==> flow/design.v (excerpt) <==
module battleship(
input wire clk,
input wire rst,  
input wire ARDUINO_A0,    
input wire ARDUINO_A1,    
input wire ARDUINO_A2,    
input wire ARDUINO_A3,    
output reg ARDUINO_IO0,   
output reg ARDUINO_IO1,   
output reg ARDUINO_IO2,   
output reg ARDUINO_IO6,   
output reg ARDUINO_IO7,   
output reg ARDUINO_IO8,   
output reg ARDUINO_IO9,   
output reg ARDUINO_IO10,  
output reg ARDUINO_IO11,  
output reg ARDUINO_A4,  
output reg ARDUINO_A5,  
output reg PMOD1_D0_P,  
output reg PMOD1_D0_N,  
output reg PMOD1_D1_P,  
output reg PMOD1_D1_N,  
output reg PMOD1_D2_P,  
output reg PMOD1_D2_N,  
output reg PMOD2_D0_P,  
output reg PMOD2_D0_N,  
output reg PMOD2_D1_P,  
output reg PMOD2_D2_P,  
output reg PMOD2_D2_N,  
output reg PMOD2_D3_P,  
output reg ARDUINO_IO3,   
output reg ARDUINO_IO4,   
output reg ARDUINO_IO5    
);
For scale: about 1,500 cells after synthesis, about 190 flip-flops, ~32 I/O pins, roughly 0.010 sq mm of cells after synthesis.
Settings: LEC_CHECK=0, ABC_AREA=1, CAP_MARGIN=20, CORE_MARGIN=2, CORE_UTILIZATION=69, CTS_CLUSTER_SIZE=97, SLEW_MARGIN=20; clock period 2.42 ns.
run.sh (not shown) runs the stock make flow with config.mk's settings and CLKGATE_MAP_FILE=.
The starting point ended with an error in global routing (5_1_grt).
Next try:
--- a/flow/config.mk
+++ b/flow/config.mk
@@ -10,4 +10,3 @@
 export CORE_MARGIN = 2
-export CORE_UTILIZATION = 69
-export CTS_CLUSTER_SIZE = 97
+export CORE_UTILIZATION = 63
 export SLEW_MARGIN = 20
==> flow/constraint.sdc (replaced) <==
create_clock -name core_clock -period 3.28 [get_ports {clk}]
set_input_delay 0.6560 -clock core_clock [delete_from_list [all_inputs] [get_ports {clk}]]
set_output_delay 0.6560 -clock core_clock [all_outputs]
set_load 0.01 [all_outputs]
Now the flow went through all stages and came out clean.
Synthesized area does not change.
Die size goes up by about 9%.
Synthesized cell count is unchanged.
Next try:
--- a/flow/config.mk
+++ b/flow/config.mk
@@ -7,6 +7,5 @@
 export LEC_CHECK = 0
-export ABC_AREA = 1
 export CAP_MARGIN = 20
 export CORE_MARGIN = 2
-export CORE_UTILIZATION = 63
+export CORE_UTILIZATION = 71
 export SLEW_MARGIN = 20
==> flow/constraint.sdc (replaced) <==
create_clock -name core_clock -period 4.35 [get_ports {clk}]
set_input_delay 0.8700 -clock core_clock [delete_from_list [all_inputs] [get_ports {clk}]]
set_output_delay 0.8700 -clock core_clock [all_outputs]
set_load 0.01 [all_outputs]
- global-route usage went up by 3.2 points
- count of clock-buffer cells in the layout shrinks by 6
- worst setup slack improved by 0.23 ns

---

JK:
Starting RTL as in the previous note.
Design battleship, start of the top module:
module battleship(
input wire clk,
input wire rst,  
input wire ARDUINO_A0,    
input wire ARDUINO_A1,    
input wire ARDUINO_A2,    
input wire ARDUINO_A3,    
output reg ARDUINO_IO0,   
output reg ARDUINO_IO1,   
output reg ARDUINO_IO2,   
output reg ARDUINO_IO6,   
output reg ARDUINO_IO7,   
output reg ARDUINO_IO8,   
output reg ARDUINO_IO9,   
output reg ARDUINO_IO10,  
output reg ARDUINO_IO11,  
output reg ARDUINO_A4,  
output reg ARDUINO_A5,  
output reg PMOD1_D0_P,  
output reg PMOD1_D0_N,  
output reg PMOD1_D1_P,  
output reg PMOD1_D1_N,  
output reg PMOD1_D2_P,  
output reg PMOD1_D2_N,  
output reg PMOD2_D0_P,  
output reg PMOD2_D0_N,  
output reg PMOD2_D1_P,  
output reg PMOD2_D2_P,  
output reg PMOD2_D2_N,  
output reg PMOD2_D3_P,  
output reg ARDUINO_IO3,   
output reg ARDUINO_IO4,   
output reg ARDUINO_IO5    
);
reg makeBoards;
reg make2DArray;
reg [7:0] playerOneBoard [0:2][0:2];     
reg [1:0] a;  
reg [1:0] b;  
reg [7:0] playerOneSHIPSBoard [0:2][0:2];  
reg [1:0] c;  
reg [1:0] d;  
reg [2:0] numShipsP1;
reg [2:0] hitsP1;
reg [7:0] playerTwoBoard [0:2][0:2];  
reg [1:0] e;  
reg [1:0] f;  
reg [7:0] playerTwoSHIPSBoard [0:2][0:2];  
reg [1:0] g;  
reg [1:0] h;  
reg [2:0] numShipsP2;
reg [2:0] hitsP2;
reg [2:0] playerTurn;
integer i, j;  
reg [3:0] nineStates; 
reg [3:0] nineStates2;
reg [5:0] gameLogicState;
reg [2:0] inputRow;  
reg [2:0] inputCol;  
reg [26:0] customCounter;  
reg customClk; 
reg [26:0] oneSecondCounter;  
reg oneSecondClk; 
reg [1:0] turnOnFirstBoard;
reg [1:0] turnOnSecondBoard;
localparam [26:0] DISP_DIV = 27'd24;
localparam [26:0] GAME_DIV = 27'd1249;
wire customTick    = (customCounter == DISP_DIV) && (customClk == 1'b0);
wire oneSecondTick = (oneSecondCounter == GAME_DIV) && (oneSecondClk == 1'b0);
always@(posedge clk)
begin
  ...
clock: 3.04 ns
lec_check: 0
abc_area: 1
cap_margin: 20
core_aspect_ratio: 1.46
core_margin: 2
core_utilization: 72
cts_cluster_size: 10
setup_slack_margin: 0.69
slew_margin: 20
JK -> stages 100% | layout checks FAIL | negative setup slack
Modified inputs, MS compared to JK
- CTS_CLUSTER_DIAMETER now 88, previously not set
- SETUP_SLACK_MARGIN no longer set, was 0.69
- PLACE_DENSITY now 0.37, previously not set
- TNS_END_PERCENT now 5, previously not set
- CORE_ASPECT_RATIO no longer set, was 1.46
- the clock period (ns, I/O delays scaled along) now 2.53, was 3.04
Notes after the runs:
Of the runs JK and MS, none of them finished clean. Complete run, failing final checks: JK, reason negative setup slack. Between MS and JK, it is MS whose number of global-route vias before repair is higher, by 386. Summary: wire length, MS better than JK. For JK, the capturing instance or port of the critical path was gameLogicState[3], unlike MS, where it was gameLogicState[2]. Total negative setup slack: MS vs JK down 13.78 ns. Taking JK as the reference, in MS hold slack now sits lower, switching share of power went down 1.1 points.
> inputs changed (MS -> AL)
- removing CTS_CLUSTER_DIAMETER (formerly 88)
- removing TNS_END_PERCENT (formerly 5)
- changing CORE_UTILIZATION from 72 to 45
- removing PLACE_DENSITY (formerly 0.37)
- removing CTS_CLUSTER_SIZE (formerly 10)
- changing the clock period (ns, I/O delays scaled along) from 2.53 to 1.76
==> results <==
AL ended up with playerOneSHIPSBoard[7][0] as its worst setup path endpoint; MS ended up with gameLogicState[2].
AL vs MS — net count reported at finish rose 17%.
Switching share of power came out higher on AL than on MS.
When AL is measured against MS, its sequential logic power turns out 44% higher.
Finished, but not clean: AL, with negative setup slack.
Per the comparison of AL with MS, non-clock buffering overhead in the final layout higher, global-route usage dropped 14 points, final design area excluding fillers increased 32%.
Changes observed in AL relative to MS: relative area change from synthesis to final layout picked up an extra 39 points; core region area picked up an extra about 60%.
Power and IR drop assume default switching activity.
